**flow/constraint.sdc**
```tcl
create_clock -name core_clock -period 4.32 [get_ports {clk}]
set_input_delay 0.8640 -clock core_clock [delete_from_list [all_inputs] [get_ports {clk}]]
set_output_delay 0.8640 -clock core_clock [all_outputs]
set_load 0.01 [all_outputs]
```
**flow/run.sh**
```bash
#!/bin/bash
# the make line also repeats each setting of config.mk as NAME=value (left out here)
make -C /OpenROAD-flow-scripts/flow DESIGN_CONFIG=/design/flow/config.mk WORK_HOME=/design/flow/orfs CLKGATE_MAP_FILE= finish
```
**flow/config.mk**
```make
export PLATFORM = sky130hd
export DESIGN_NAME = DATAPATH_CON_PIPELINE
export DESIGN_NICKNAME = DATAPATH_CON_PIPELINE
export VERILOG_FILES = /design/flow/design.v
export SDC_FILE = /design/flow/constraint.sdc
export NUM_CORES = 4
export LEC_CHECK = 0
export CAP_MARGIN = 20
export CORE_MARGIN = 2
export CORE_UTILIZATION = 66
export CTS_CLUSTER_SIZE = 14
export SLEW_MARGIN = 20
```
**flow/design.v**
```verilog
module Adder (input [31:0] a,input [31:0] b,
output [31:0] y);
assign y = a + b;
endmodule
module adder_pc(pc,pc_add);
input [31:0] pc;
output [31:0] pc_add;
assign pc_add = pc + 32'd4;
endmodule
module mux2_1(a,b,sel,out);
input [31:0] a,b;
input sel;
output [31:0]out;
assign out = (sel==1'b1) ? a : b;
endmodule
module mux2_1_5(a,b,sel,out);
input [4:0] a,b;
input sel;
output [4:0] out;
assign out= (sel) ? a : b;
endmodule
module mux_forwarding(input [31:0] Reg1,input [31:0] Alu_result,input [31:0] WB_result,input [1:0] signal_forwarding,output [31:0] result);
assign result = ( signal_forwarding== 2'b00 )? Reg1  : (signal_forwarding==2'b01) ? Alu_result : WB_result;
endmodule
module SignExtend(a,zero_ext,b);
input[15:0] a;
input zero_ext;
output reg [31:0] b;
always@(*)
begin
	b = {{16{a[15] & ~zero_ext}},{a}};
end
endmodule
module Shift_Left_Branch(input [31:0] imm,output reg [31:0]  branch_address);
always@(*)
begin
  branch_address = imm << 2;
end
endmodule 
module Shift_Left_Jump(imm, PC, jump);
input[25:0] imm;
input[3:0] PC;
output [31:0] jump;
assign jump = {PC, imm, 2'b00};
endmodule
module PC #(parameter WIDTH=8)(input clk,input  reset,input en,input [WIDTH-1:0] d,output reg [WIDTH-1:0] q); 
always @ (posedge clk)
if (reset==1'b1) 
q <= 0;
else if (en)
q <= d;
endmodule
module ALU(entr1,entr2,alu_ctrl,alu_result,zero);
input [31:0] entr1, entr2;
input [3:0] alu_ctrl;
output zero;
output reg [31:0] alu_result;
assign zero = (entr1 == entr2);
always@(*)
begin
  case(alu_ctrl) 
    4'b0000:
	    alu_result = entr1 + entr2;
    4'b0001: 
	    alu_result = entr1 - entr2;
    4'b0010: 
	    alu_result = entr1 & entr2;
    4'b0011: 
        alu_result = ~(entr1 | entr2);
    4'b0100:
        alu_result = entr1 | entr2;
    4'b0101:
        alu_result = {31'b0, ($signed(entr1) < $signed(entr2))};
    4'b0110:
        alu_result = {entr2[15:0], 16'b0};
    default:
        alu_result = entr1 + entr2;
  endcase
end
endmodule
module ALU_Control(aluOp,func,out);
input wire [3:0] aluOp;
input wire [5:0] func;
output reg [3:0] out;
always @(*)
begin
case (aluOp)
	4'b0000:  
	begin
	case (func)
	6'b100000: out = 4'b0000;  
	6'b100010: out = 4'b0001;  
	6'b100100: out = 4'b0010;  
	6'b100111: out = 4'b0011;  
	6'b100101: out = 4'b0100;  
	6'b101010: out = 4'b0101;  
	default:   out = 4'b0000;
	endcase  
	end
	4'b0100:  
	out = 4'b0000;  
	4'b0010:  
	out = 4'b0101;  
	4'b1100:  
	out = 4'b0010;  
	4'b1110:  
	out = 4'b0100;  
	4'b0001:  
	out = 4'b0110;  
	4'b0101:  
	out = 4'b0001;  
	default:
	out = 4'b0000;
endcase
end
endmodule
module Control(hazard_detected,Instruction,RegDst,Jump,Branch,BranchNe,MemRead,MemtoReg,ALUOp,MemWrite,ALUSrc,RegWrite,ZeroExt);
input hazard_detected;
input [5:0] Instruction;
output reg RegDst,Branch,BranchNe,Jump,MemtoReg,ALUSrc,RegWrite,ZeroExt;
output reg MemRead, MemWrite;
output reg [3:0] ALUOp;
always @(*)
begin
  RegDst = 1'b0;
  Jump = 1'b0;
  Branch = 1'b0;
  BranchNe = 1'b0;
  MemRead = 1'b0;
  MemtoReg = 1'b0;
  ALUOp = 4'b0100;
  MemWrite = 1'b0;
  ALUSrc = 1'b0;
  RegWrite = 1'b0;
  ZeroExt = 1'b0;
  if(hazard_detected)
  begin
  end
  else
  case (Instruction)
  6'b000000:  
  begin
    RegDst = 1'b1;
    ALUOp = 4'b0000;
    RegWrite = 1'b1;
  end
  6'b100011:  
  begin
    MemRead = 1'b1;
    MemtoReg = 1'b1;
    ALUSrc = 1'b1;
    RegWrite = 1'b1;
  end
  6'b101011:  
  begin
    MemWrite = 1'b1;
    ALUSrc = 1'b1;
  end
  6'b001010:  
  begin
    ALUOp = 4'b0010;
    ALUSrc = 1'b1;
    RegWrite = 1'b1;
  end
  6'b001111:  
  begin
    ALUOp = 4'b0001;
    ALUSrc = 1'b1;
    RegWrite = 1'b1;
  end
  6'b001000:  
  begin
    ALUSrc = 1'b1;
    RegWrite = 1'b1;
  end
  6'b001100:  
  begin
    ALUOp = 4'b1100;
    ALUSrc = 1'b1;
    RegWrite = 1'b1;
    ZeroExt = 1'b1;
  end
  6'b001101:  
  begin
    ALUOp = 4'b1110;
    ALUSrc = 1'b1;
    RegWrite = 1'b1;
    ZeroExt = 1'b1;
  end
  6'b000100:  
  begin
    Branch = 1'b1;
    ALUOp = 4'b0101;
  end
  6'b000101:  
  begin
    Branch = 1'b1;
    BranchNe = 1'b1;
    ALUOp = 4'b0101;
  end
  6'b000010:  
  begin
    Jump = 1'b1;
  end
  default: ;
  endcase
end
endmodule
module Register_File(clk, readreg1, readreg2, writereg, writedata, read_data1, read_data2, regwrite);
input clk;
input [4:0] readreg1, readreg2, writereg;  
input [31:0] writedata;  
input regwrite;  
output [31:0] read_data1, read_data2;
reg [31:0]reg_set[1:31];  
assign read_data1 = (readreg1 == 5'd0) ? 32'd0 :
                    (regwrite && writereg == readreg1) ? writedata : reg_set[readreg1];
assign read_data2 = (readreg2 == 5'd0) ? 32'd0 :
                    (regwrite && writereg == readreg2) ? writedata : reg_set[readreg2];
always @ (posedge clk) 
  if (regwrite && writereg != 5'd0) 
  reg_set[writereg] <= writedata;
endmodule
module hazard_detection(input use_src1,input use_src2,input [4:0] src1_ID,input [4:0] src2_ID,input [4:0] dest_d_e,
input mem_read_d_e,output hazard_detected);
wire exe_hazard;
assign exe_hazard = mem_read_d_e && (dest_d_e != 5'd0) &&
                    ((use_src1 && src1_ID == dest_d_e) || (use_src2 && src2_ID == dest_d_e));
assign hazard_detected = exe_hazard;
endmodule
module forwarding_EXE (input [4:0] src1_d_e,input [4:0] src2_d_e,input [4:0] dest_MEM,input [4:0] dest_WB,input WB_EN_MEM, WB_EN_WB,
output reg [1:0] val1_sel, val2_sel);
always @ (*) 
begin
  {val1_sel, val2_sel} = 0;
    if (WB_EN_MEM && dest_MEM != 5'd0 && src1_d_e == dest_MEM) val1_sel = 2'b01;
    else if (WB_EN_WB && dest_WB != 5'd0 && src1_d_e == dest_WB) val1_sel = 2'b10;
    if (WB_EN_MEM && dest_MEM != 5'd0 && src2_d_e == dest_MEM) val2_sel = 2'b01;
    else if (WB_EN_WB && dest_WB != 5'd0 && src2_d_e == dest_WB) val2_sel = 2'b10;
end
endmodule
module F_D (input clk,input rst,input STALL,input FLUSH,input [31:0] PCIn,input [31:0] instructionIn,output reg [31:0] PC,output reg [31:0] instruction);
always @ (posedge clk) begin
  if (rst || FLUSH)
  begin
    PC <= 0;
    instruction <= 0;
  end
  else 
  begin
    if (STALL)
    begin
    end
    else 
    begin
      instruction <= instructionIn;
      PC <= PCIn;
    end
  end
end 
endmodule
module D_EX(input clk,rst,flush,input [4:0] src_1,input [4:0] src_2,input [4:0] dest_in,input [31:0] Reg1_in,
input [31:0] Reg2_in,input [31:0] imm_in,input Branch_in,input BranchNe_in,
input MemtoReg_in,input MemRead_in,input MemWrite_in,input RegWrite_in,input ALUSrc_in,
input [3:0] alu_control_out_in,
input [31:0] branch_pc_in,output reg [4:0] src_1_out,output reg [4:0] src_2_out,output reg [4:0] dest_out,
output reg [31:0] Reg1_out,output reg [31:0] Reg2_out,
output reg [31:0] imm_out,output reg Branch_out,output reg BranchNe_out,
output reg MemtoReg_out,output reg MemRead_out,output reg MemWrite_out,output reg RegWrite_out,output reg ALUSrc_out,
output reg [3:0] alu_control_out_out,
output reg [31:0] branch_pc_out);
always @(posedge clk)
begin
    if (rst || flush) 
        begin
        src_1_out<=0;
        src_2_out<=0;        
        Reg1_out<=0;
        Reg2_out<=0;
        dest_out<=0;
        imm_out<=0;
        Branch_out<=0;
        BranchNe_out<=0;
        MemtoReg_out<=0;
        MemRead_out<=0;
        MemWrite_out<=0;
        RegWrite_out<=0;
        ALUSrc_out<=0;
        alu_control_out_out<=0;
        branch_pc_out<=0;
        end
    else
        begin
        src_1_out<=src_1;
        src_2_out<=src_2;
        Reg1_out<=Reg1_in;
        Reg2_out<=Reg2_in;
        dest_out<=dest_in;
        imm_out<=imm_in;
        Branch_out<=Branch_in;
        BranchNe_out<=BranchNe_in;
        MemtoReg_out<=MemtoReg_in;
        MemRead_out<=MemRead_in;
        MemWrite_out<=MemWrite_in;
        RegWrite_out<=RegWrite_in;
        ALUSrc_out<=ALUSrc_in;
        alu_control_out_out<=alu_control_out_in;
        branch_pc_out<=branch_pc_in;
        end
end
endmodule
module EX_MEM(input clk,input rst,input [4:0] dest,input memwrite,input memtoreg,input regwrite,
input [31:0] alu_result,input [31:0] store_data,
output reg [4:0] dest_out,output reg memwrite_out,output reg memtoreg_out,output reg regwrite_out,
output reg [31:0] alu_result_out,output reg [31:0] store_data_out);
always @(posedge clk)
begin
if (rst) begin
    dest_out<=0;
    memwrite_out<=0;
    memtoreg_out<=0;
    regwrite_out<=0;
    alu_result_out<=0;
    store_data_out<=0;
end
else
begin
    dest_out<=dest;
    memwrite_out<=memwrite;
    memtoreg_out<=memtoreg;
    regwrite_out<=regwrite;
    alu_result_out<=alu_result;
    store_data_out<=store_data;
end
end
endmodule
module MEM_WB(input clk,input rst,input [4:0] dest,input regwrite,input [31:0] result,
output reg [4:0] dest_out,output reg regwrite_out,output reg [31:0] result_out);
always @(posedge clk)
begin
if (rst) begin
    dest_out<=0;
    regwrite_out<=0;
    result_out<=0;
end
else
begin
    dest_out<=dest;
    regwrite_out<=regwrite;
    result_out<=result;
end
end
endmodule
module DATAPATH_CON_PIPELINE(clk,reset,imem_addr,imem_rdata,dmem_addr,dmem_wdata,dmem_we,dmem_rdata);
input clk; 
input reset;
output [31:0] imem_addr;
input  [31:0] imem_rdata;
output [31:0] dmem_addr;
output [31:0] dmem_wdata;
output dmem_we;
input  [31:0] dmem_rdata;
wire [31:0] address_final; 
wire [31:0] Out_PC; 
wire [31:0] next_pc;
wire [31:0] Instruction; 
wire RegDst,Jump,MemtoReg,ALUsrc,RegWrite,Branch,BranchNe,ZeroExt; 
wire MemRead, MemWrite; 
wire [3:0] ALUOP;
wire [4:0] writereg;
wire [31:0] read_data1,read_data2;
wire [31:0] sign_extended;
wire [3:0] alucontrol;
wire [31:0] mux_alu;
wire [31:0] alu_result;
wire zero; 
wire [31:0] Jump_address;
wire [31:0] shift_left_branch;
wire [31:0] branch_pc;
wire [31:0] mux_branch_out;
wire [31:0] DM_mux;
wire [4:0] src_1_d_e,src_2_d_e;
wire [4:0] dest_d_e;
wire [31:0] reg1_d_e;
wire [31:0] reg2_d_e;
wire [31:0] imm_d_e;
wire branch_d_e,branchne_d_e;
wire MemtoReg_d_e,MemRead_d_e,MemWrite_d_e,RegWrite_d_e,ALUsrc_d_e;
wire [3:0] alucontrol_d_e;
wire [31:0] branch_pc_d_e;
wire [4:0] dest_e_m;
wire MemWrite_e_m,MemtoReg_e_m,RegWrite_e_m;
wire [31:0] alu_result_e_m,store_data_e_m;
wire [4:0] dest_m_w;
wire RegWrite_m_w;
wire [31:0] result_m_w;
wire [31:0] PC_F_D,inst_F_D;
wire [1:0] val1,val2;
wire hazard_detected;
wire [31:0] val_1_mux_forw,val_2_mux_forw;
wire branch_taken;
wire use_src1,use_src2;
assign imem_addr = Out_PC;
assign Instruction = imem_rdata;
PC #(32)call_pc(.clk(clk),.reset(reset),.en(~hazard_detected | branch_taken),.d(next_pc),.q(Out_PC));
adder_pc call_adder_pc(.pc(Out_PC),.pc_add(address_final));
mux2_1 call_mux2_1_jump(.a(Jump_address),.b(address_final),.sel(Jump),.out(mux_branch_out));
mux2_1 call_mux2_1_branch(.a(branch_pc_d_e),.b(mux_branch_out),.sel(branch_taken),.out(next_pc));
F_D call_F_D(.clk(clk),.rst(reset),.STALL(hazard_detected),.FLUSH(branch_taken | Jump),.PCIn(address_final),.instructionIn(Instruction),.PC(PC_F_D),.instruction(inst_F_D));
Register_File call_RF(.clk(clk),.readreg1(inst_F_D[25:21]),.readreg2(inst_F_D[20:16]),
.writereg(dest_m_w),.writedata(result_m_w),.read_data1(read_data1),.read_data2(read_data2),.regwrite(RegWrite_m_w));
assign use_src1 = (inst_F_D[31:26] != 6'b000010) && (inst_F_D[31:26] != 6'b001111);
assign use_src2 = (inst_F_D[31:26] == 6'b000000) || (inst_F_D[31:26] == 6'b101011) ||
                  (inst_F_D[31:26] == 6'b000100) || (inst_F_D[31:26] == 6'b000101);
hazard_detection call_hazard(.use_src1(use_src1),.use_src2(use_src2),.src1_ID(inst_F_D[25:21]),.src2_ID(inst_F_D[20:16]),.dest_d_e(dest_d_e),
.mem_read_d_e(MemRead_d_e),.hazard_detected(hazard_detected));
Control call_Control(.hazard_detected(hazard_detected),.Instruction(inst_F_D[31:26]),.RegDst(RegDst),.Jump(Jump),.Branch(Branch),.BranchNe(BranchNe),.MemRead(MemRead),
.MemtoReg(MemtoReg),.ALUOp(ALUOP),.MemWrite(MemWrite),.ALUSrc(ALUsrc),.RegWrite(RegWrite),.ZeroExt(ZeroExt));
mux2_1_5 call_mux2_1_5bits(.a(inst_F_D[15:11]),.b(inst_F_D[20:16]),.sel(RegDst),.out(writereg));
SignExtend call_Signextend(.a(inst_F_D[15:0]),.zero_ext(ZeroExt),.b(sign_extended));
ALU_Control call_alu_control(.aluOp(ALUOP),.func(inst_F_D[5:0]),.out(alucontrol));
Shift_Left_Jump call_shift_jump(.imm(inst_F_D[25:0]),.PC(PC_F_D[31:28]),.jump(Jump_address));
Shift_Left_Branch call_shift_branch(.imm(sign_extended),.branch_address(shift_left_branch));
Adder call_adder(.a(PC_F_D),.b(shift_left_branch),.y(branch_pc));
D_EX ID_IE(.clk(clk),.rst(reset),.flush(branch_taken),.src_1(inst_F_D[25:21]),.src_2(inst_F_D[20:16]),.dest_in(writereg),
.Reg1_in(read_data1),.Reg2_in(read_data2),.imm_in(sign_extended),.Branch_in(Branch),.BranchNe_in(BranchNe),
.MemtoReg_in(MemtoReg),.MemRead_in(MemRead),.MemWrite_in(MemWrite),.RegWrite_in(RegWrite),.ALUSrc_in(ALUsrc),
.alu_control_out_in(alucontrol),.branch_pc_in(branch_pc),
.src_1_out(src_1_d_e),.src_2_out(src_2_d_e),.dest_out(dest_d_e),
.Reg1_out(reg1_d_e),.Reg2_out(reg2_d_e),.imm_out(imm_d_e),.Branch_out(branch_d_e),.BranchNe_out(branchne_d_e),
.MemtoReg_out(MemtoReg_d_e),.MemRead_out(MemRead_d_e),.MemWrite_out(MemWrite_d_e),.RegWrite_out(RegWrite_d_e),.ALUSrc_out(ALUsrc_d_e),
.alu_control_out_out(alucontrol_d_e),.branch_pc_out(branch_pc_d_e));
forwarding_EXE call_forwarding(.src1_d_e(src_1_d_e),.src2_d_e(src_2_d_e),
.dest_MEM(dest_e_m),.dest_WB(dest_m_w),.WB_EN_MEM(RegWrite_e_m),.WB_EN_WB(RegWrite_m_w),.val1_sel(val1),.val2_sel(val2));
mux_forwarding call_3_forwarding_1(.Reg1(reg1_d_e),.Alu_result(alu_result_e_m),.WB_result(result_m_w),.signal_forwarding(val1),.result(val_1_mux_forw));
mux_forwarding call_3_forwarding_2(.Reg1(reg2_d_e),.Alu_result(alu_result_e_m),.WB_result(result_m_w),.signal_forwarding(val2),.result(val_2_mux_forw));
mux2_1 mux_antes_del_alu(.a(imm_d_e),.b(val_2_mux_forw),.sel(ALUsrc_d_e),.out(mux_alu));
ALU call_ALU(.entr1(val_1_mux_forw),.entr2(mux_alu),.alu_ctrl(alucontrol_d_e),.alu_result(alu_result),.zero(zero));
assign branch_taken = branch_d_e & (zero ^ branchne_d_e);
EX_MEM call_ex_mem(.clk(clk),.rst(reset),.dest(dest_d_e),.memwrite(MemWrite_d_e),.memtoreg(MemtoReg_d_e),.regwrite(RegWrite_d_e),
.alu_result(alu_result),.store_data(val_2_mux_forw),
.dest_out(dest_e_m),.memwrite_out(MemWrite_e_m),.memtoreg_out(MemtoReg_e_m),.regwrite_out(RegWrite_e_m),
.alu_result_out(alu_result_e_m),.store_data_out(store_data_e_m));
assign dmem_addr  = alu_result_e_m;
assign dmem_wdata = store_data_e_m;
assign dmem_we    = MemWrite_e_m;
mux2_1 call_mux_data_memory(.a(dmem_rdata),.b(alu_result_e_m),.sel(MemtoReg_e_m),.out(DM_mux));
MEM_WB call_mem_wb(.clk(clk),.rst(reset),.dest(dest_e_m),.regwrite(RegWrite_e_m),.result(DM_mux),
.dest_out(dest_m_w),.regwrite_out(RegWrite_m_w),.result_out(result_m_w));
endmodule
```
==> changes_impl.md, run 1 <==
## Flow update

- DP HPWL: 127,000 um
- Synth top cell by count: edfxtp_1
- Crit end category: flop
- Register share of total power: 0.446
- Die height: 320 um
- Clock group: 12.5 mW
- Clk_skew: 31.7 ps
- Hold crit path type: reg -> reg
- Post-synthesis cell count: 4,620
- Power Dens Cells: 408 nW/um^2
- Largest net degree at the start of global routing: 130
- Synth cell types: 73
- Highest fanout seen on the critical path: 7
- Worst hold margin: 456 ps
- Top delay family on crit path: simple AND/OR/NAND/NOR gates
- Avg Cell Area, Syn: 14.3 um^2
- Sw Pwr: 8.71 mW
- Max-slew headroom: 0.254
- DRC: 0
- Max Transition Viols Final: 0
- Final Hold Viols: 0
- Non-Filler Instances: 6,592
- VDD IR max: 0.532 mV
- Slowest-stage cell, CP: or4_4
- Ys async rst share: 0
- Area Growth Syn to Fin: 20.3%
- H-Tree Depth: 4
- Synth warn: 12
- Period minus WS final: 4780 ps
- Total wire length: 236,000 um
- Vias: 48,600
- Critical Path Source: ID_IE.src_2_out[3]$_SDFF_PN0_
- Top power group: sequential cells
- Power share of the combinational group: 0.168
- Num rows: 116
- Reg-to-Reg End: ID_IE.Reg1_out[24]$_SDFF_PP0_
- Pleak: 27.8 nW
- Worst EP required: 4970 ps
- Worst reg2reg path depth: 19
- Hold EP: call_F_D.PC[1]$_SDFFE_PP0N_
- RSZ-0062 raised after global routing: true
- Ao+oa area frac: 0.0736
- Most frequent cells after synthesis: edfxtp_1 (992), mux4_2 (576), nor2_1 (448), dfxtp_1 (346), a21oi_1 (274)
- Power in sequential cells: 14.4 mW
- Final Setup Violations: 251
- Vias in the first global route: 48,500
- Yosys reg bits: 1,338
- Clock network fraction of design power: 0.386
- Syn nets: 4,815
- Critical path depth in cells: 19
- CTS Buf Count: 138
- Post-Synth Adder-Cell Area: 0.0249
- Placed inst area: 72,800 um^2
- Clock-pin slew on the worst setup and hold paths: 70 ps
- Area fraction in mux cells: 0.236
- Pre-placement core utilization: 0.663
- Tool warnings: 108
- Worst setup SP type: flop
- Fmax: 209 MHz
- 1st-pass router iterations: 8
- Initial antenna violation count: 4
- Comb pwr: 5.45 mW
- Period utilization: 1.11
- Main logic family: multiplexers
- Yosys chip area: 66,000 um^2
- Post-DRT Antenna Nets: 0
- Worst path max stage delay: 520 ps
- Placed cells: 6,268
- Synth Area in Simple Gates: 0.0648
- Register-to-register setup slack: -460 ps
- Routed wire per std cell: 35.8 um
- CTS Buffer Depth: 3
- Post-synth top area cell: edfxtp_1
- Register share after synthesis: 0.556
- Clk sinks: 1,338
- Post-route setup slack: -458 ps
- Vias/cell: 7.38
- Sw Ratio: 0.269
- CTS tree: yes
- CP cell instances: xnor2_2 > nand4_1 > a311oi_4 > buf_12 > buf_6 > mux2i_4 > a21oi_2 > mux2_4 > ha_4 > or4_4 > or2_4 > or3_4 > o31a_1 > o21ai_4 > and2_4 > buf_6 > o21ai_4 > buf_12 > a211oi_4
- WP buf/inv: 4
- Fin area: 79,400 um^2
- Setup CP Type: reg -> reg
- Hold_sp: call_F_D.PC[1]$_SDFFE_PP0N_
- Layout Nets: 5,374
- GR Overflow Total: 0
- Core footprint: 99,600 um^2
- Post-Syn Area: 66,000 um^2
- Number of flops mapped to enable cells by yosys: 992
- Routability congestion estimate: 1.02
- Clk latency late pin: 780 ps
- Critical R2R Launch: ID_IE.src_2_out[3]$_SDFF_PN0_
- Worst slew pin tran: 1120 ps
- Final core occ: 0.798
- Die Area: 103,000 um^2
- PortBufs: 162
- Hold Buf Count CTS: 0
- Status: complete, but fails checks
- Chip width: 320 um
- Max-Cap Viols: 0
- All-Layer GR Usage: 0.460
- Hold Path Stages: 2
- Synth Flop Type: edfxtp_1
- Worst setup path end: ID_IE.Reg1_out[24]$_SDFF_PP0_
- First-pass GRT wire length: 338,000 um
- Post-synth top area share: 0.451
- Yosys stat cell total: 4,620
- Iteration-0 DRC Markers: 8,059
- SO Viols: setup timing
- Main area contributors after synthesis: edfxtp_1 (45%), mux4_2 (20%), dfxtp_1 (10%)
- Internal power: 23.7 mW
- Top-Level Pins: 163
- Root buf cell: clkbuf_16
- Crit path DAT: 5430 ps
- Xor+xnor area frac: 0.0169
-- layer usage --
metal | vias up | routed length (um) | track usage
li1 | 19200 | - | -
met1 | 23700 | 75700 | 0.589
met2 | 4573 | 107000 | 0.696
met3 | 1124 | 36500 | 0.151
met4 | 2 | 16900 | 0.265
met5 | - | 14 | 0
-- stage by stage --
step | power [mW] | TNS (ps) | setup WS, ps
finish | 32.4 | -67140 | -458
global route | 33.0 | -107250 | -625
CTS | 31.8 | -28620 | -351
detailed placement | 19.4 | -94790 | -574
global placement | 19.4 | -74410 | -426
floorplan | 17.3 | -4010 | -147
-- cell type report --
type / count / area (um^2)
antenna: 4 / 10.0
clock buffer: 164 / 3640
clock inverter: 87 / 940
fill: 5062 / 20200
inverter: 132 / 495
multi-input combinational: 2813 / 29200
sequential: 1338 / 36800
tap: 1298 / 1620
timing repair buffer: 756 / 6740
-- timing repair --
item                                    CTS  global route
cloned                                    0             8
setup buffers                            29            42
pin swaps                                17            54
endpoints found under the setup margin  254           262
gates resized                           108           204
==> run 2: changes to the inputs <==
ABC_AREA = 1   (was not set)
CORE_UTILIZATION = 72   (was 66)
CTS_CLUSTER_SIZE = 95   (was 14)
clock period = 2.0 ns   (was 4.32 ns; I/O delays follow)
==> run 2 against run 1 <==
Effect of this change: the run now fails in 5_1_grt; die size shrank 2.4%; area after synthesis increased by 6.5%; synthesized cell count is 79% higher.
==> changes_impl.md, run 2 <==
### Metrics

- Area fraction in mux cells: 0
- CTS Buffer Depth: 3
- H-Tree Depth: 4
- Synth warn: 12
- Synth cell types: 55
- Synth Flop Type: edfxtp_1
- Most frequent cells after synthesis: nand2_1 (1,236), o21ai_0 (1,129), edfxtp_1 (992), inv_1 (897), a21oi_1 (895)
- Avg Cell Area, Syn: 8.49 um^2
- Post-synth top area cell: edfxtp_1
- Clk sinks: 1,338
- Syn nets: 8,477
- CTS Buf Count: 136
- Tool error: [ERROR GRT-0232] Routing congestion too high. Check the congestion heatmap in the GUI.
- Chip width: 316 um
- Ys async rst share: 0
- Top-Level Pins: 163
- DP HPWL: 175,000 um
- Hold Buf Count CTS: 0
- Root buf cell: clkbuf_16
- Number of flops mapped to enable cells by yosys: 992
- Num rows: 114
- Post-synth top area share: 0.424
- Die Area: 100,000 um^2
- Ao+oa area frac: 0.197
- Routability congestion estimate: 1.10
- Synth Area in Simple Gates: 0.166
- GR Overflow Total: 33
- Pre-placement core utilization: 0.727
- Register share after synthesis: 0.522
- Main area contributors after synthesis: edfxtp_1 (42%), dfxtp_1 (9.9%), o21ai_0 (8.0%)
- Die height: 316 um
- Synth top cell by count: nand2_1
- All-Layer GR Usage: 0.781
- Core footprint: 96,700 um^2
- Post-synthesis cell count: 8,282
- Yosys reg bits: 1,338
- Post-Synth Adder-Cell Area: 0.0233
- Pre-CTS setup slack: -1970 ps
- Yosys stat cell total: 8,282
- Halt Stage: 5_1_grt
- Xor+xnor area frac: 0.00872
- PortBufs: 162
- Post-Syn Area: 70,300 um^2
- Main logic family: AND-OR/OR-AND gates
- Yosys chip area: 70,300 um^2
- Status: aborted with a tool error
[run 2: repair_timing]
item,4_1_cts
setup buffers,52
gates cloned,10
resized,286
pin swaps,66
setup endpoints to repair,379
[run 2: through the flow]
| stage | power [mW] | utilization | area [um^2] | hold slack, ps | std cells |
|---|---|---|---|---|---|
| after floorplan | 38.7 | - | 71400 | 388 | 8282 |
| after global placement | 45.1 | 0.836 | 80800 | 399 | 10100 |
| after detailed placement | 45.5 | 0.836 | 80800 | 406 | 10100 |
| after CTS | 72.7 | 0.902 | 87200 | 97.4 | 10500 |
[run 2: routing by layer]
layer / overflow / global-route usage
met1: 1 / 0.790
met2: 16 / 0.921
met5: 0 / 0.396
met4: 16 / 0.739
met3: 0 / 0.661
==> run 3: changes to the inputs <==
ABC_AREA = not set   (was 1)
CORE_UTILIZATION = 58   (was 72)
CTS_CLUSTER_SIZE = not set   (was 95)
clock period = 3.83 ns   (was 2.0 ns; I/O delays follow)
==> run 3 against run 2 <==
Effect of this change: the layout now fails its checks (setup timing); die size increased by 16%; area after synthesis decreased by 6.1%; synthesized cell count decreased by 44%.
==> changes_impl.md, run 3 <==
## Flow update

- Reg-to-Reg End: ID_IE.Reg1_out[0]$_SDFF_PP0_
- Worst setup SP type: flop
- Fin area: 80,900 um^2
- Period utilization: 1.22
- Crit path DAT: 5350 ps
- Clk latency late pin: 770 ps
- Area fraction in mux cells: 0.236
- All-Layer GR Usage: 0.361
- Max Transition Viols Final: 0
- ANT cells: 0
- Clk_skew: 31.0 ps
- Post-DRT Antenna Nets: 0
- Main logic family: multiplexers
- Post-synth top area share: 0.451
- Pre-placement core utilization: 0.586
- Setup CP Type: reg -> reg
- CTS Buffer Depth: 3
- Hold crit path type: in -> reg
- Die height: 341 um
- Comb pwr: 6.39 mW
- CTS Buf Count: 141
- Most frequent cells after synthesis: edfxtp_1 (992), mux4_2 (576), nor2_1 (448), dfxtp_1 (346), a21oi_1 (274)
- Tot Pwr: 35.8 mW
- Pre-CTS setup slack: -1360 ps
- Routability congestion estimate: 0.984
- Vias/cell: 6.60
- Max-slew headroom: 0.298
- Post-synthesis cell count: 4,620
- Clk sinks: 1,338
- Avg Cell Area, Syn: 14.3 um^2
- Hold Path Stages: 2
- Post-route setup slack: -845 ps
- Setup TNS Final: -176,230 ps
- WP buf/inv: 6
- Area Growth Syn to Fin: 22.6%
- Clock-pin slew on the worst setup and hold paths: 60 ps
- Post-synth top area cell: edfxtp_1
- Xor+xnor area frac: 0.0169
- CTS tree: yes
- Die Area: 117,000 um^2
- Post-Synth Adder-Cell Area: 0.0249
- Sw Ratio: 0.264
- Number of flops mapped to enable cells by yosys: 992
- Yosys stat cell total: 4,620
- Yosys chip area: 66,000 um^2
- Vias in the first global route: 45,300
- Register share of total power: 0.452
- Top delay family on crit path: simple AND/OR/NAND/NOR gates
- Pleak: 28.5 nW
- Synth warn: 12
- Final Setup Violations: 264
- CP cell instances: buf_4 > xor2_1 > nor4_4 > buf_12 > buf_4 > mux2i_1 > o21ai_2 > ha_1 > or4_4 > or2_1 > or3_4 > o31a_1 > o21ai_4 > and2_4 > buf_6 > o21ai_4 > buf_12 > buf_8 > a211oi_2
- Hold EP: call_mem_wb.result_out[31]$_SDFF_PP0_
- Iteration-0 DRC Markers: 5,345
- Critical Path Source: call_mem_wb.dest_out[0]$_SDFF_PP0_
- Critical R2R Launch: call_mem_wb.dest_out[0]$_SDFF_PP0_
- RSZ-0062 raised after global routing: true
- Hold_sp: reset
- Synth top cell by count: edfxtp_1
- Worst path max stage delay: 540 ps
- Worst reg2reg path depth: 19
- Crit end category: flop
- Power share of the combinational group: 0.178
- SO Viols: setup timing
- Register share after synthesis: 0.556
- Root buf cell: clkbuf_16
- Synth Flop Type: edfxtp_1
- Critical path depth in cells: 19
- Chip width: 341 um
- Status: complete, but fails checks
- Main area contributors after synthesis: edfxtp_1 (45%), mux4_2 (20%), dfxtp_1 (10%)
- Sw Pwr: 9.45 mW
- Num rows: 123
- GR Overflow Total: 0
- Fmax: 214 MHz
- Routed wire per std cell: 30.4 um
- Top-Level Pins: 163
- DRC: 0
- Ys async rst share: 0
- H-Tree Depth: 4
- 1st-pass router iterations: 5
- Power in sequential cells: 16.2 mW
- DR WL met2: 97,700 um
- Met3 wire len: 21,200 um
- Yosys reg bits: 1,338
- Clock group: 13.2 mW
- Power Dens Cells: 443 nW/um^2
- First-pass GRT wire length: 304,000 um
- Max Used Layer: met5
- Layout Nets: 5,497
- VDD IR max: 0.472 mV
- Syn nets: 4,815
- Largest net degree at the start of global routing: 138
- Top power group: sequential cells
- Register-to-register setup slack: -850 ps
- Final Hold Viols: 0
- PortBufs: 162
- Tool warnings: 106
- Period minus WS final: 4680 ps
- Clock network fraction of design power: 0.369
- Synth cell types: 73
- Worst EP required: 4500 ps
- Routed length on met1: 81,600 um
- Slowest-stage cell, CP: or4_4
- DP HPWL: 129,000 um
- Max-Cap Viols: 0
- Vias: 45,600
- Ao+oa area frac: 0.0736
- Placed inst area: 74,000 um^2
- Synth Area in Simple Gates: 0.0648
- Total wire length: 210,000 um
- Highest fanout seen on the critical path: 8
- Worst slew pin tran: 1050 ps
- Post-Syn Area: 66,000 um^2
- Worst setup path end: ID_IE.Reg1_out[0]$_SDFF_PP0_
- Core footprint: 113,000 um^2
- Initial antenna violation count: 3
- Internal power: 26.4 mW
## run 3: cell type report
| cell class | count | area (um^2) |
|---|---|---|
| Clock buffer | 178 | 3740 |
| Inverter | 132 | 495 |
| Clock inverter | 68 | 641 |
| Sequential cell | 1338 | 36800 |
| Timing Repair Buffer | 875 | 7960 |
| Multi-Input combinational cell | 2814 | 29500 |
| Tap cell | 1500 | 1880 |
| Fill cell | 7519 | 31700 |
## run 3: metal layers
layer | vias to the layer above | track usage
met1 | 23200 | 0.512
met3 | 467 | 0.0624
li1 | 19400 | -
met4 | 2 | 0.148
met5 | - | 0
met2 | 2497 | 0.562
## run 3: timing repair
action / 4_1_cts / 5_1_grt
resized: 220 / 160
endpoints found under the hold margin: 0 / 0
setup endpoints to repair: 264 / 266
pin swaps: 57 / 40
hold buffers: 0 / 0
gates cloned: 12 / 2
buffers inserted: 64 / 14
## run 3: metrics by stage
step	instances	hold slack (ps)	util
2_1_floorplan	4620	414	-
3_3_place_gp	6578	435	0.657
3_5_place_dp	6578	426	0.657
4_1_cts	6894	390	0.712
5_1_grt	6905	417	0.719
6_report	6905	441	0.719
==> run 4: changes to the inputs <==
CELL_PAD_IN_SITES_DETAIL_PLACEMENT = 1   (was not set)
CORE_UTILIZATION = 40   (was 58)
CTS_CLUSTER_DIAMETER = 307   (was not set)
CTS_CLUSTER_SIZE = 11   (was not set)
MAX_ROUTING_LAYER = met4   (was not set)
clock period = 7.5 ns   (was 3.83 ns; I/O delays follow)
==> run 4 against run 3 <==
Effect of this change: now clean on timing, DRC and antenna; combinational power shrank 63%; hold slack gained 22 ps; first-iteration DRC count shrank 11%; critical path depth shrank 1; synthesized cell count is the same; clock power shrank 52%; count of clock-buffer cells in the layout shrank 16; maximum frequency shrank 32%.
==> changes_impl.md, run 4 <==
## Flow update

- H-Tree Depth: 4
- Clock-pin slew on the worst setup and hold paths: 60 ps
- Worst setup SP type: flop
- Period utilization: 0.918
- All-Layer GR Usage: 0.264
- Final Setup Violations: 0
- Avg Cell Area, Syn: 14.3 um^2
- Clock network fraction of design power: 0.371
- Main logic family: multiplexers
- Worst EP required: 8200 ps
- Critical path depth in cells: 18
- Largest net degree at the start of global routing: 123
- Sw Pwr: 4.57 mW
- WP buf/inv: 3
- Comb pwr: 2.38 mW
- Root buf cell: clkbuf_16
- Post-Syn Area: 66,000 um^2
- Post-synth top area share: 0.451
- CP cell instances: xnor2_1 > nand4_1 > a311oi_4 > buf_4 > mux2i_1 > nand2_1 > o21ai_0 > o21ai_0 > ha_1 > or3_1 > or2_0 > or3_1 > o31a_1 > o21ai_4 > buf_4 > nand2_2 > buf_4 > nor4_1
- Setup CP Type: reg -> reg
- Vias in the first global route: 44,700
- DP HPWL: 135,000 um
- Yosys chip area: 66,000 um^2
- Max Transition Viols Final: 0
- Crit path DAT: 7590 ps
- Power share of the combinational group: 0.139
- Max-Cap Viols: 0
- Top power group: sequential cells
- Synth cell types: 73
- Slowest-stage cell, CP: a311oi_4
- Area Growth Syn to Fin: 12.7%
- Yosys reg bits: 1,338
- Area fraction in mux cells: 0.236
- Power in sequential cells: 8.37 mW
- Post-synthesis cell count: 4,620
- Post-DRT Antenna Nets: 0
- Highest fanout seen on the critical path: 91
- Initial antenna violation count: 6
- Clock group: 6.35 mW
- Tool warnings: 97
- Sw Ratio: 0.267
- Power Dens Cells: 230 nW/um^2
- Clk sinks: 1,338
- RSZ-0062 raised after global routing: false
- Routability congestion estimate: 0.942
- Critical R2R Launch: call_mem_wb.dest_out[4]$_SDFF_PP0_
- Worst slew pin tran: 972 ps
- Die Area: 168,000 um^2
- DRC: 0
- Chip width: 410 um
- GR Overflow Total: 0
- Register share of total power: 0.490
- Critical Path Source: call_mem_wb.dest_out[4]$_SDFF_PP0_
- Layout Nets: 4,907
- Vias/cell: 6.25
- First-pass GRT wire length: 316,000 um
- Vias: 43,400
- Crit end category: flop
- Iteration-0 DRC Markers: 4,750
- Die height: 410 um
- Ao+oa area frac: 0.0736
- Post-CTS setup buffers: 0
- Synth Area in Simple Gates: 0.0648
- Period minus WS final: 6890 ps
- PortBufs: 162
- Yosys stat cell total: 4,620
- Register share after synthesis: 0.556
- Fmax: 145 MHz
- Worst reg2reg path depth: 18
- Reg-to-Reg End: ID_IE.branch_pc_out[26]$_SDFF_PN0_
- Cell mode on critical path: buf_4
- Register-to-register setup slack: 610 ps
- Main area contributors after synthesis: edfxtp_1 (45%), mux4_2 (20%), dfxtp_1 (10%)
- Top delay family on crit path: AND-OR/OR-AND gates
- Hold Buf Count CTS: 0
- Clk_skew: 29.8 ps
- Routed wire per std cell: 31.4 um
- CTS tree: yes
- Core footprint: 164,000 um^2
- Post-Synth Adder-Cell Area: 0.0249
- Pleak: 24.6 nW
- Synth top cell by count: edfxtp_1
- Hold EP: call_F_D.PC[0]$_SDFFE_PP0N_
- Status: finished clean
- Tot Pwr: 17.1 mW
- Hold crit path type: reg -> reg
- Setup TNS Final: 0 ps
- Top-Level Pins: 163
- Ys async rst share: 0
- Number of flops mapped to enable cells by yosys: 992
- VDD IR max: 0.236 mV
- Internal power: 12.5 mW
- Synth Flop Type: edfxtp_1
- CTS Buffer Depth: 3
- Pre-placement core utilization: 0.401
- Clk latency late pin: 790 ps
- Syn nets: 4,815
- Hold_sp: call_F_D.PC[0]$_SDFFE_PP0N_
- Worst path max stage delay: 790 ps
- Final Hold Viols: 0
- CTS Buf Count: 139
- Max-slew headroom: 0.334
- Post-synth top area cell: edfxtp_1
- Resize count post-CTS: 0
- Worst setup path end: ID_IE.branch_pc_out[26]$_SDFF_PN0_
- Synth warn: 12
- Most frequent cells after synthesis: edfxtp_1 (992), mux4_2 (576), nor2_1 (448), dfxtp_1 (346), a21oi_1 (274)
- Num rows: 149
- Total wire length: 218,000 um
- Xor+xnor area frac: 0.0169
- 1st-pass router iterations: 5
- Hold Path Stages: 2
## run 4: layer usage
metal,global-route usage,up-vias,share of wire
met4,0.0925,0,0.037
met5,-,-,0
met1,0.346,22800,0.40
met2,0.418,1947,0.48
li1,-,18200,-
met3,0.0449,415,0.081
## run 4: final cells by class
cell class / count / area (um^2)
multi-input cells: 2813 / 27800
well taps: 2189 / 2740
inverters: 132 / 495
clock buffers: 162 / 3590
repair buffers: 288 / 2630
flip-flops and latches: 1338 / 36800
fillers: 16300 / 90100
diodes: 5 / 12.5
clock inverters: 15 / 312
## run 4: per-stage QoR
stage / hold WS [ps] / cell area (um^2) / utilization / instances / setup slack, ps
floorplan: 414 / 66000 / - / 4620 / 2230
global placement: 434 / 70500 / 0.428 / 6760 / 797
detailed placement: 453 / 70500 / 0.428 / 6760 / 658
CTS: 462 / 74400 / 0.452 / 6937 / 630
global route: 488 / 74400 / 0.452 / 6939 / 202
finish: 463 / 74400 / 0.452 / 6942 / 615
==> run 5: changes to the inputs <==
CELL_PAD_IN_SITES_DETAIL_PLACEMENT = not set   (was 1)
CELL_PAD_IN_SITES_GLOBAL_PLACEMENT = 1   (was not set)
CORE_ASPECT_RATIO = 1.05   (was not set)
CORE_UTILIZATION = 64   (was 40)
CTS_CLUSTER_DIAMETER = not set   (was 307)
CTS_CLUSTER_SIZE = not set   (was 11)
GPL_ROUTABILITY_DRIVEN = 1   (was not set)
MIN_ROUTING_LAYER = met1   (was not set)
PLACE_DENSITY_LB_ADDON = 0.06   (was not set)
clock period = 4.4 ns   (was 7.5 ns; I/O delays follow)
==> run 5 against run 4 <==
Effect of this change: now fails the layout checks on setup timing; first-iteration DRC count is 76% higher; wire length is 15% higher; maximum frequency is 45% higher; clock power is 97% higher; sequential cell count stayed put; global-route usage is 21 points higher; via count is 15% higher; synthesized cell count stayed put; clock skew is 6.3 ps higher; sequential power is about 70% higher; combinational power is 130% higher; critical path type unchanged.
==> changes_impl.md, run 5 <==
## Flow update

- Critical Path Source: call_mem_wb.dest_out[2]$_SDFF_PP0_
- Total wire length: 250,000 um
- Synth Area in Simple Gates: 0.0648
- Clock network fraction of design power: 0.387
- Crit path DAT: 5410 ps
- Power in sequential cells: 14.2 mW
- Hold_sp: reset
- 1st-pass router iterations: 7
- Clock group: 12.5 mW
- Power Dens Cells: 401 nW/um^2
- Routability congestion estimate: 1.03
- Pre-CTS setup slack: -529 ps
- Die Area: 106,000 um^2
- Hold EP: call_ex_mem.alu_result_out[22]$_SDFF_PP0_
- Storage element area: 36,800 um^2
- Sw Pwr: 8.77 mW
- Slowest-stage cell, CP: or3_4
- Post-synth top area cell: edfxtp_1
- Xor+xnor area frac: 0.0169
- Period utilization: 1.08
- Main area contributors after synthesis: edfxtp_1 (45%), mux4_2 (20%), dfxtp_1 (10%)
- Highest fanout seen on the critical path: 16
- Worst slew pin tran: 1080 ps
- Most Crowded Layer GR: met2
- Worst path max stage delay: 410 ps
- PortBufs: 162
- Crit end category: flop
- CTS Buf Count: 137
- DP HPWL: 134,000 um
- Fmax: 211 MHz
- Reg-to-Reg End: ID_IE.Reg2_out[29]$_SDFF_PP0_
- Hold Path Stages: 2
- Cell mode on critical path: or3_4
- Power share of the combinational group: 0.172
- Iteration-0 DRC Markers: 8,356
- Placed inst area: 72,800 um^2
- Layout Nets: 5,401
- Global routing met3 resource utilization: 0.157
- Max Transition Viols Final: 0
- Root buf cell: clkbuf_16
- Synth warn: 12
- Pre-placement core utilization: 0.646
- Vias/cell: 7.47
- All-Layer GR Usage: 0.478
- Register share of total power: 0.441
- Top power group: sequential cells
- WP buf/inv: 4
- Tool warnings: 101
- GR Layer Usage met1: 0.575
- Filler cells: 5,419
- Register share after synthesis: 0.556
- Number of flops mapped to enable cells by yosys: 992
- GR met2 Demand/Resource: 0.701
- RSZ-0062 raised after global routing: true
- Num rows: 120
- Vias: 49,700
- Logic area: 29,600 um^2
- Top delay family on crit path: simple AND/OR/NAND/NOR gates
- Die height: 333 um
- Worst setup path end: ID_IE.Reg2_out[29]$_SDFF_PP0_
- Internal power: 23.4 mW
- Synth Flop Type: edfxtp_1
- Critical path depth in cells: 18
- Fin area: 80,100 um^2
- Sw Ratio: 0.273
- Core footprint: 102,000 um^2
- Ys async rst share: 0
- Clk sinks: 1,338
- Post-synth top area share: 0.451
- Status: complete, but fails checks
- Post-Syn Area: 66,000 um^2
- Period minus WS final: 4730 ps
- Clk_skew: 36.1 ps
- SO Viols: setup timing
- Routed wire per std cell: 37.5 um
- Yosys chip area: 66,000 um^2
- First-pass GRT wire length: 350,000 um
- Top-Level Pins: 163
- Setup CP Type: reg -> reg
- Worst EP required: 5070 ps
- Post-Synth Adder-Cell Area: 0.0249
- Initial antenna violation count: 7
- Most frequent cells after synthesis: edfxtp_1 (992), mux4_2 (576), nor2_1 (448), dfxtp_1 (346), a21oi_1 (274)
- Max-slew headroom: 0.277
- Post-synthesis cell count: 4,620
- VDD IR max: 0.434 mV
- Ao+oa area frac: 0.0736
- Avg Cell Area, Syn: 14.3 um^2
- Yosys reg bits: 1,338
- Area Growth Syn to Fin: 21.4%
- CTS tree: yes
- DRC: 0
- Yosys stat cell total: 4,620
- Final Hold Viols: 0
- Main logic family: multiplexers
- H-Tree Depth: 4
- Worst setup SP type: flop
- Vias in the first global route: 49,100
- Post-route setup slack: -335 ps
- Worst reg2reg path depth: 18
- Critical R2R Launch: call_mem_wb.dest_out[2]$_SDFF_PP0_
- CP cell instances: or3_4 > o31ai_4 > nor4_4 > buf_4 > buf_12 > buf_4 > mux2i_1 > o21ai_2 > ha_4 > or3_4 > or2_4 > or3_4 > o31a_1 > o21ai_4 > and2_4 > buf_12 > o21ai_4 > a211oi_1
- GR Overflow Total: 0
- Synth top cell by count: edfxtp_1
- CTS Buffer Depth: 3
- Final Setup Violations: 235
- Largest net degree at the start of global routing: 104
- Pleak: 27.9 nW
- Chip width: 317 um
- Max-Cap Viols: 0
- Syn nets: 4,815
- Clk latency late pin: 790 ps
- Register-to-register setup slack: -330 ps
- Comb pwr: 5.53 mW
- Hold crit path type: in -> reg
- Post-DRT Antenna Nets: 0
- Area fraction in mux cells: 0.236
- Synth cell types: 73
- Clock-pin slew on the worst setup and hold paths: 70 ps
-- run 5: per-stage QoR --
step                      utilization  instances  hold slack (ps)  total power [mW]  TNS (ps)
after global routing            0.785       6657              449              32.6    -66140
after global placement          0.713       6307              433              19.0    -87660
after floorplan                     -       4620              414              16.9     -90.2
final                           0.785       6657              442              32.2    -31610
after detailed placement        0.713       6308              445              19.1    -83890
after CTS                       0.769       6601              440              31.4    -19810
-- run 5: per-layer routing --
layer | routed length, um | vias to the layer above
li1 | - | 19300
met1 | 80000 | 24100
met2 | 112000 | 4922
met3 | 37500 | 1381
met4 | 20400 | 0
met5 | 0 | -
-- run 5: repair_timing --
action,4_1_cts,5_1_grt
gates cloned,7,10
resized,156,254
endpoints found under the hold margin,0,0
hold buffers,0,0
buffers inserted,43,50
pin swaps,34,71
endpoints found under the setup margin,255,261
-- run 5: cell type report --
type                       instances  area share
sequential                      1338       0.459
timing repair buffer             778      0.0870
inverter                         132     0.00618
multi-input combinational       2819       0.370
tap                             1342      0.0210
clock buffer                     182      0.0479
antenna                            4    0.000125
clock inverter                    62     0.00923
==> run 6: changes to the inputs <==
CELL_PAD_IN_SITES_GLOBAL_PLACEMENT = not set   (was 1)
CORE_ASPECT_RATIO = not set   (was 1.05)
CORE_UTILIZATION = 66   (was 64)
CTS_CLUSTER_SIZE = 14   (was not set)
GPL_ROUTABILITY_DRIVEN = not set   (was 1)
HOLD_SLACK_MARGIN = 0.3   (was not set)
MAX_ROUTING_LAYER = not set   (was met4)
MIN_ROUTING_LAYER = not set   (was met1)
PLACE_DENSITY_LB_ADDON = not set   (was 0.06)
SETUP_SLACK_MARGIN = 1.2   (was not set)
clock period = 4.26 ns   (was 4.4 ns; I/O delays follow)
==> run 6 against run 5 <==
Effect of this change: the layout still fails its checks (setup timing); power increased by 0.74%; clock skew is 3.1 ps higher; combinational power fell by 6.3%; hold slack better by 8.5 ps; largest cell class unchanged; largest power group unchanged.
==> changes_impl.md, run 6 <==
## Flow update

- Status: complete, but fails checks
- SO Viols: setup timing
- PortBufs: 162
- Number of flops mapped to enable cells by yosys: 992
- Synth warn: 12
- Sw Ratio: 0.269
- Syn nets: 4,815
- GR Overflow Total: 0
- Sw Pwr: 8.73 mW
- Period minus WS final: 4740 ps
- Top-Level Pins: 163
- Ao+oa area frac: 0.0736
- Clk sinks: 1,338
- DRC: 0
- Num rows: 116
- DP HPWL: 127,000 um
- Main area contributors after synthesis: edfxtp_1 (45%), mux4_2 (20%), dfxtp_1 (10%)
- Hold EP: call_ex_mem.regwrite_out$_SDFF_PP0_
- Max-Cap Viols: 0
- Area fraction in mux cells: 0.236
- Ys async rst share: 0
- Total wire length: 229,000 um
- Synth cell types: 73
- Post-synth top area cell: edfxtp_1
- Initial antenna violation count: 11
- Yosys reg bits: 1,338
- Tool warnings: 105
- Reg-to-Reg End: ID_IE.Reg1_out[17]$_SDFF_PP0_
- Register share of total power: 0.451
- Setup CP Type: reg -> reg
- Register share after synthesis: 0.556
- Routed wire per std cell: 35.0 um
- H-Tree Depth: 4
- Clock-pin slew on the worst setup and hold paths: 70 ps
- Vias in the first global route: 47,500
- Final core occ: 0.786
- CTS Buf Count: 138
- Post-Synth Adder-Cell Area: 0.0249
- Hold Buf Count CTS: 0
- RSZ-0062 raised after global routing: true
- Chip width: 320 um
- Critical Path Source: call_ex_mem.dest_out[4]$_SDFF_PP0_
- Die height: 320 um
- Final Hold Viols: 0
- Worst EP required: 4930 ps
- Post-DRT Antenna Nets: 0
- Power share of the combinational group: 0.160
- 1st-pass router iterations: 6
- Hold crit path type: reg -> reg
- Final Setup Violations: 254
- Worst reg2reg path depth: 18
- First-pass GRT wire length: 331,000 um
- Crit path DAT: 5410 ps
- Hold_sp: ID_IE.RegWrite_out$_SDFF_PP0_
- CTS Buffer Depth: 3
- Synth top cell by count: edfxtp_1
- Main logic family: multiplexers
- Top power group: sequential cells
- Crit end category: flop
- Pleak: 27.4 nW
- Layout Nets: 5,332
- Period utilization: 1.11
- All-Layer GR Usage: 0.450
- Worst path max stage delay: 550 ps
- Comb pwr: 5.18 mW
- Iteration-0 DRC Markers: 7,750
- Die Area: 103,000 um^2
- Register-to-register setup slack: -480 ps
- Clock group: 12.6 mW
- Clock network fraction of design power: 0.389
- Highest fanout seen on the critical path: 22
- Power in sequential cells: 14.6 mW
- Power Dens Cells: 414 nW/um^2
- Largest net degree at the start of global routing: 152
- Vias/cell: 7.31
- CTS tree: yes
- Tot Pwr: 32.4 mW
- VDD IR max: 0.511 mV
- Worst slew pin tran: 1100 ps
- Critical R2R Launch: call_ex_mem.dest_out[4]$_SDFF_PP0_
- Routability congestion estimate: 0.998
- Post-Syn Area: 66,000 um^2
- Synth Flop Type: edfxtp_1
- Internal power: 23.7 mW
- Worst setup SP type: flop
- Max Transition Viols Final: 0
- WP buf/inv: 5
- Yosys chip area: 66,000 um^2
- Synth Area in Simple Gates: 0.0648
- Most frequent cells after synthesis: edfxtp_1 (992), mux4_2 (576), nor2_1 (448), dfxtp_1 (346), a21oi_1 (274)
- Xor+xnor area frac: 0.0169
- Root buf cell: clkbuf_16
- Hold Path Stages: 1
- Clk_skew: 39.2 ps
- Fmax: 211 MHz
- Filler cells: 5,254
- Post-synth top area share: 0.451
- Core footprint: 99,600 um^2
- Critical path depth in cells: 18
- Area Growth Syn to Fin: 18.5%
- Max-slew headroom: 0.266
- Top delay family on crit path: simple AND/OR/NAND/NOR gates
- Slowest-stage cell, CP: or4_1
- Cell mode on critical path: buf_4
- Worst setup path end: ID_IE.Reg1_out[17]$_SDFF_PP0_
- Clk latency late pin: 790 ps
- Post-synthesis cell count: 4,620
- Yosys stat cell total: 4,620
- Pre-placement core utilization: 0.663
- Avg Cell Area, Syn: 14.3 um^2
- Post-route setup slack: -485 ps
- CP cell instances: or4_1 > o21ai_2 > buf_4 > nor4_4 > buf_4 > buf_4 > o21ai_1 > ha_4 > or4_4 > or2_1 > or3_1 > o31a_1 > o21ai_4 > and2_4 > buf_6 > o21ai_4 > buf_12 > a211oi_4
- Vias: 47,900
run 6: what timing repair did:
item / 4_1_cts / 5_1_grt
setup buffers: 4 / 3
endpoints found under the setup margin: 268 / 288
gates resized: 74 / 45
gates cloned: 0 / 1
pin swaps: 11 / 10
hold endpoints to repair: 0 / 0
run 6: layout make-up:
| type | count | area, um^2 | share of cell area |
|---|---|---|---|
| sequential | 1338 | 36800 | 0.470 |
| multi-input combinational | 2813 | 28400 | 0.363 |
| timing repair buffer | 714 | 6360 | 0.0813 |
| clock buffer | 186 | 3810 | 0.0487 |
| inverter | 132 | 495 | 0.00633 |
| clock inverter | 65 | 763 | 0.00975 |
| antenna | 2 | 5.00 | 0.0000640 |
| tap | 1298 | 1620 | 0.0208 |
run 6: metal layers:
layer | up-vias | track usage | wire length, um
met3 | 1058 | 0.138 | 32400
met4 | 14 | 0.259 | 16500
li1 | 19200 | - | -
met5 | - | 0 | 98
met2 | 4193 | 0.678 | 104000
met1 | 23500 | 0.586 | 76400
run 6: per-stage QoR:
stage,setup slack [ps],instance area (um^2),std cells,TNS (ps),hold WS (ps)
after floorplan,-207,66300,4620,-12920,414
final,-485,78200,6548,-74160,451
after global routing,-536,78200,6548,-95480,471
after detailed placement,-536,73100,6287,-74070,434
after CTS,-404,78000,6542,-62920,457
after global placement,-508,73100,6287,-70720,432
==> run 7: changes to the inputs <==
CORE_UTILIZATION = 19   (was 66)
CTS_CLUSTER_SIZE = not set   (was 14)
HOLD_SLACK_MARGIN = not set   (was 0.3)
SETUP_SLACK_MARGIN = not set   (was 1.2)
clock period = 9.49 ns   (was 4.26 ns; I/O delays follow)
==> run 7 against run 6 <==
Effect of this change: now clean on timing, DRC and antenna; combinational power shrank 66%; maximum frequency shrank 37%; critical path type unchanged; final area shrank 0.61%; die size grew to 3.4 times the previous value.
==> changes_impl.md, run 7 <==
## Flow update

- Status: finished clean
- Main logic family: multiplexers
- GR Overflow Total: 0
- Hold crit path type: reg -> reg
- Main area contributors after synthesis: edfxtp_1 (45%), mux4_2 (20%), dfxtp_1 (10%)
- Fin area: 77,800 um^2
- Num rows: 216
- Highest fanout seen on the critical path: 91
- Critical Path Source: call_mem_wb.dest_out[2]$_SDFF_PP0_
- PortBufs: 162
- Top power group: sequential cells
- Synth cell types: 73
- DRC: 0
- VDD IR max: 0.139 mV
- Pre-CTS setup slack: 2110 ps
- Register-to-register setup slack: 1980 ps
- Tot Pwr: 13.9 mW
- Worst path max stage delay: 920 ps
- Clk_skew: 46.6 ps
- Critical R2R Launch: call_mem_wb.dest_out[2]$_SDFF_PP0_
- Post-Synth Adder-Cell Area: 0.0249
- Most Crowded Layer GR: met2
- Post-route setup slack: 1980 ps
- Hold Buf Count CTS: 0
- Clock-pin slew on the worst setup and hold paths: 60 ps
- Cell mode on critical path: buf_4
- Worst setup SP type: flop
- Area fraction in mux cells: 0.236
- All-Layer GR Usage: 0.116
- Clock network fraction of design power: 0.392
- Layout Nets: 4,891
- Post-synth top area cell: edfxtp_1
- Hold Path Stages: 2
- Root buf cell: clkbuf_16
- Area Growth Syn to Fin: 17.8%
- Vias in the first global route: 43,000
- Post-Syn Area: 66,000 um^2
- Pre-placement core utilization: 0.191
- RSZ-0062 raised after global routing: false
- GR Layer Usage met1: 0.154
- Max-slew headroom: 0.253
- CTS tree: yes
- Ao+oa area frac: 0.0736
- Max-Cap Viols: 0
- Hold EP: call_F_D.PC[0]$_SDFFE_PP0N_
- Period utilization: 0.792
- Yosys chip area: 66,000 um^2
- Clock group: 5.44 mW
- Synth top cell by count: edfxtp_1
- Top delay family on crit path: AND-OR/OR-AND gates
- Largest net degree at the start of global routing: 110
- Slowest-stage cell, CP: o21ai_0
- First-pass GRT wire length: 305,000 um
- Avg Cell Area, Syn: 14.3 um^2
- Iteration-0 DRC Markers: 5,087
- Post-synth top area share: 0.451
- Post-CTS setup buffers: 0
- Max Transition Viols Final: 0
- Sw Pwr: 3.63 mW
- Global routing met3 resource utilization: 0.0237
- Synth Flop Type: edfxtp_1
- Die height: 593 um
- WP buf/inv: 3
- Xor+xnor area frac: 0.0169
- Reg-to-Reg End: ID_IE.branch_pc_out[26]$_SDFF_PN0_
- Hold_sp: call_F_D.PC[0]$_SDFFE_PP0N_
- Power share of the combinational group: 0.128
- Post-DRT Antenna Nets: 0
- Comb pwr: 1.78 mW
- Tool warnings: 94
- Worst reg2reg path depth: 18
- Synth warn: 12
- Register share after synthesis: 0.556
- Clk latency late pin: 820 ps
- Vias/cell: 4.59
- Power in sequential cells: 6.64 mW
- Setup TNS Final: 0 ps
- Sw Ratio: 0.262
- Routability congestion estimate: 0.916
- Critical path depth in cells: 18
- Yosys reg bits: 1,338
- Syn nets: 4,815
- Setup CP Type: reg -> reg
- GR met2 Demand/Resource: 0.187
- Power Dens Cells: 178 nW/um^2
- Yosys stat cell total: 4,620
- Initial antenna violation count: 10
- Top-Level Pins: 163
- DP HPWL: 126,000 um
- Post-synthesis cell count: 4,620
- 1st-pass router iterations: 5
- CP cell instances: xnor2_1 > nand4_1 > a311oi_4 > buf_4 > mux2i_1 > nand2_1 > o21ai_0 > o21ai_0 > ha_1 > or3_1 > or2_0 > or3_1 > o31a_1 > o21ai_4 > buf_4 > nand2_2 > buf_4 > nor4_1
- Worst slew pin tran: 1110 ps
- Final Hold Viols: 0
- Vias: 43,100
- Number of flops mapped to enable cells by yosys: 992
- CTS Buf Count: 143
- Total wire length: 211,000 um
- Core footprint: 346,000 um^2
- Period minus WS final: 7510 ps
- Final Setup Violations: 0
- Pleak: 24.8 nW
- Resize count post-CTS: 0
- Die Area: 352,000 um^2
- Worst EP required: 10,190 ps
- CTS Buffer Depth: 3
- H-Tree Depth: 4
- Ys async rst share: 0
- Worst setup path end: ID_IE.branch_pc_out[26]$_SDFF_PN0_
- Placed inst area: 73,300 um^2
- Fmax: 133 MHz
- Crit path DAT: 8210 ps
- Synth Area in Simple Gates: 0.0648
- Chip width: 593 um
- Clk sinks: 1,338
- Most frequent cells after synthesis: edfxtp_1 (992), mux4_2 (576), nor2_1 (448), dfxtp_1 (346), a21oi_1 (274)
- Crit end category: flop
- Register share of total power: 0.479
- Routed wire per std cell: 22.5 um
- Internal power: 10.2 mW
-- run 7: area by class of cell --
type,instances,area [um^2]
clock inverters,74,632
inverters,132,495
diodes,3,7.51
well taps,4578,5730
fillers,36200,268000
clock buffers,183,3840
multi-input cells,2813,27800
repair buffers,268,2460
flip-flops and latches,1338,36800
-- run 7: per-stage QoR --
| stage | hold slack [ps] | std cells | util |
|---|---|---|---|
| after detailed placement | 427 | 9129 | 0.212 |
| after floorplan | 414 | 4620 | - |
| after CTS | 453 | 9386 | 0.225 |
| after global placement | 433 | 9129 | 0.212 |
| after global routing | 464 | 9387 | 0.225 |
| final | 451 | 9389 | 0.225 |
-- run 7: routing by layer --
layer / up-vias / share of wire / wire [um]
li1: 18200 / - / -
met1: 22400 / 0.41 / 87300
met2: 2117 / 0.47 / 98400
met3: 358 / 0.086 / 18100
met4: 8 / 0.035 / 7290
met5: - / 0.00041 / 86
==> run 8: changes to the inputs <==
ABC_AREA = 0   (was not set)
CELL_PAD_IN_SITES_DETAIL_PLACEMENT = 2   (was not set)
CELL_PAD_IN_SITES_GLOBAL_PLACEMENT = 0   (was not set)
CORE_ASPECT_RATIO = 0.83   (was not set)
CORE_MARGIN = 5   (was 2)
CORE_UTILIZATION = 51   (was 19)
CTS_CLUSTER_DIAMETER = 172   (was not set)
GPL_ROUTABILITY_DRIVEN = 0   (was not set)
GPL_TIMING_DRIVEN = 1   (was not set)
MAX_ROUTING_LAYER = met4   (was not set)
SLEW_MARGIN = 25   (was 20)
clock period = 7.5 ns   (was 9.49 ns; I/O delays follow)
==> run 8 against run 7 <==
Effect of this change: the layout now fails its checks (setup timing); global-route usage is 32 points higher; maximum frequency is 0.62% lower; combinational power is 54% higher; clock power is 33% higher; area after synthesis stayed put; count of clock-buffer cells in the layout is 2 higher; highest routed layer is now met4.
==> changes_impl.md, run 8 <==
## Flow update

- Status: complete, but fails checks
- SO Viols: setup timing
- Placed cells: 6,270
- Sw Ratio: 0.297
- Avg Cell Area, Syn: 14.3 um^2
- Reg-to-Reg End: ID_IE.branch_pc_out[29]$_SDFF_PN0_
- Total wire length: 302,000 um
- Synth Flop Type: edfxtp_1
- Die Area: 137,000 um^2
- Post-Synth Adder-Cell Area: 0.0249
- Slowest-stage cell, CP: o21ai_0
- Largest net degree at the start of global routing: 115
- GR Overflow Total: 0
- Cell mode on critical path: a21oi_1
- Initial antenna violation count: 26
- Worst setup SP type: flop
- Fin area: 74,300 um^2
- Hold_sp: ID_IE.RegWrite_out$_SDFF_PP0_
- Post-route setup slack: -60.6 ps
- Routed wire per std cell: 46.2 um
- Worst slew pin tran: 1150 ps
- Max Transition Viols Final: 0
- Non-Filler Instances: 6,544
- VDD IR max: 0.279 mV
- Ys async rst share: 0
- Crit end category: flop
- Register share after synthesis: 0.556
- Filler cells: 11,100
- Chip width: 405 um
- Setup CP Type: reg -> reg
- Yosys chip area: 66,000 um^2
- Post-DRT Antenna Nets: 0
- Area fraction in mux cells: 0.236
- Hold EP: call_ex_mem.regwrite_out$_SDFF_PP0_
- Critical Path Source: call_F_D.instruction[29]$_SDFFE_PP0N_
- DRC: 0
- Post-synth top area cell: edfxtp_1
- Worst setup path end: ID_IE.branch_pc_out[29]$_SDFF_PN0_
- CTS Buf Count: 140
- Post-Syn Area: 66,000 um^2
- Layout Nets: 4,900
- Worst hold margin: 484 ps
- Final Hold Viols: 0
- Power share of the combinational group: 0.149
- Root buf cell: clkbuf_16
- Top-Level Pins: 163
- Tool warnings: 93
- Highest fanout seen on the critical path: 16
- Iteration-0 DRC Markers: 7,968
- Num rows: 120
- Yosys stat cell total: 4,620
- Top delay family on crit path: AND-OR/OR-AND gates
- Hold Path Stages: 1
- Critical path depth in cells: 15
- Clk sinks: 1,338
- Vias in the first global route: 52,900
- Crit path DAT: 8270 ps
- Synth cell types: 73
- Worst path max stage delay: 960 ps
- Post-synth top area share: 0.451
- Fmax: 132 MHz
- Synth warn: 12
- Placed inst area: 69,800 um^2
- Main logic family: multiplexers
- Synth top cell by count: edfxtp_1
- Clock group: 7.23 mW
- Xor+xnor area frac: 0.0169
- All-Layer GR Usage: 0.434
- Max-slew headroom: 0.208
- Yosys reg bits: 1,338
- DP HPWL: 162,000 um
- CTS Buffer Depth: 3
- Worst reg2reg path depth: 15
- CTS tree: yes
- Top power group: sequential cells
- WP buf/inv: 1
- Pre-CTS setup slack: 813 ps
- Pre-placement core utilization: 0.512
- Synth Area in Simple Gates: 0.0648
- Number of flops mapped to enable cells by yosys: 992
- Pleak: 24.9 nW
- Period minus WS final: 7560 ps
- Syn nets: 4,815
- PortBufs: 162
- Most frequent cells after synthesis: edfxtp_1 (992), mux4_2 (576), nor2_1 (448), dfxtp_1 (346), a21oi_1 (274)
- Period utilization: 1.01
- Vias/cell: 7.73
- Clk_skew: 43.9 ps
- Hold crit path type: reg -> reg
- Clk latency late pin: 860 ps
- Register share of total power: 0.458
- First-pass GRT wire length: 410,000 um
- Vias: 50,600
- Clock network fraction of design power: 0.393
- Critical R2R Launch: call_F_D.instruction[29]$_SDFFE_PP0N_
- Ao+oa area frac: 0.0736
- Final Setup Violations: 2
- Max-Cap Viols: 0
- Area Growth Syn to Fin: 12.6%
- Sw Pwr: 5.47 mW
- Comb pwr: 2.74 mW
- Register-to-register setup slack: -60 ps
- Post-synthesis cell count: 4,620
- Main area contributors after synthesis: edfxtp_1 (45%), mux4_2 (20%), dfxtp_1 (10%)
- Internal power: 12.9 mW
- Core footprint: 129,000 um^2
- Clock-pin slew on the worst setup and hold paths: 80 ps
- Die height: 338 um
- Power in sequential cells: 8.43 mW
- Worst EP required: 8210 ps
- Final core occ: 0.577
- H-Tree Depth: 4
- CP cell instances: nand3_1 > a2111oi_0 > or4_1 > a21oi_4 > or3_1 > o21ai_0 > inv_1 > ha_1 > or2_2 > a311o_1 > a21oi_1 > a21oi_1 > o41ai_1 > xor2_1 > nor2_1
- RSZ-0062 raised after global routing: false
- Power Dens Cells: 248 nW/um^2
- 1st-pass router iterations: 6
## run 8: what timing repair did
action                                  in CTS  in global routing
endpoints found under the setup margin       0                 61
hold buffers                                 0                  0
resized                                      0                  5
setup buffers                                0                  0
## run 8: through the flow
| step | power [mW] | setup TNS, ps |
|---|---|---|
| 6_report | 18.4 | -97.9 |
| 5_1_grt | 18.7 | 0 |
| 4_1_cts | 18.1 | 0 |
| 3_5_place_dp | 11.0 | 0 |
| 3_3_place_gp | 10.8 | 0 |
| 2_1_floorplan | 9.92 | 0 |
## run 8: per-layer routing
metal / wire [um] / GRT usage
met5: 0 / -
met1: 102000 / 0.516
met4: 25400 / 0.254
met2: 137000 / 0.668
met3: 38100 / 0.124
## run 8: cell type report
| cell class | instances | area [um^2] | area share |
|---|---|---|---|
| Antenna cell | 24 | 60.1 | 0.000808 |
| Clock inverter | 64 | 556 | 0.00748 |
| Tap cell | 1708 | 2140 | 0.0288 |
| Timing Repair Buffer | 280 | 2570 | 0.0346 |
| Sequential cell | 1338 | 36800 | 0.495 |
| Multi-Input combinational cell | 2813 | 27900 | 0.375 |
| Inverter | 132 | 495 | 0.00667 |
| Clock buffer | 185 | 3860 | 0.0519 |
Power and IR drop assume default switching activity.
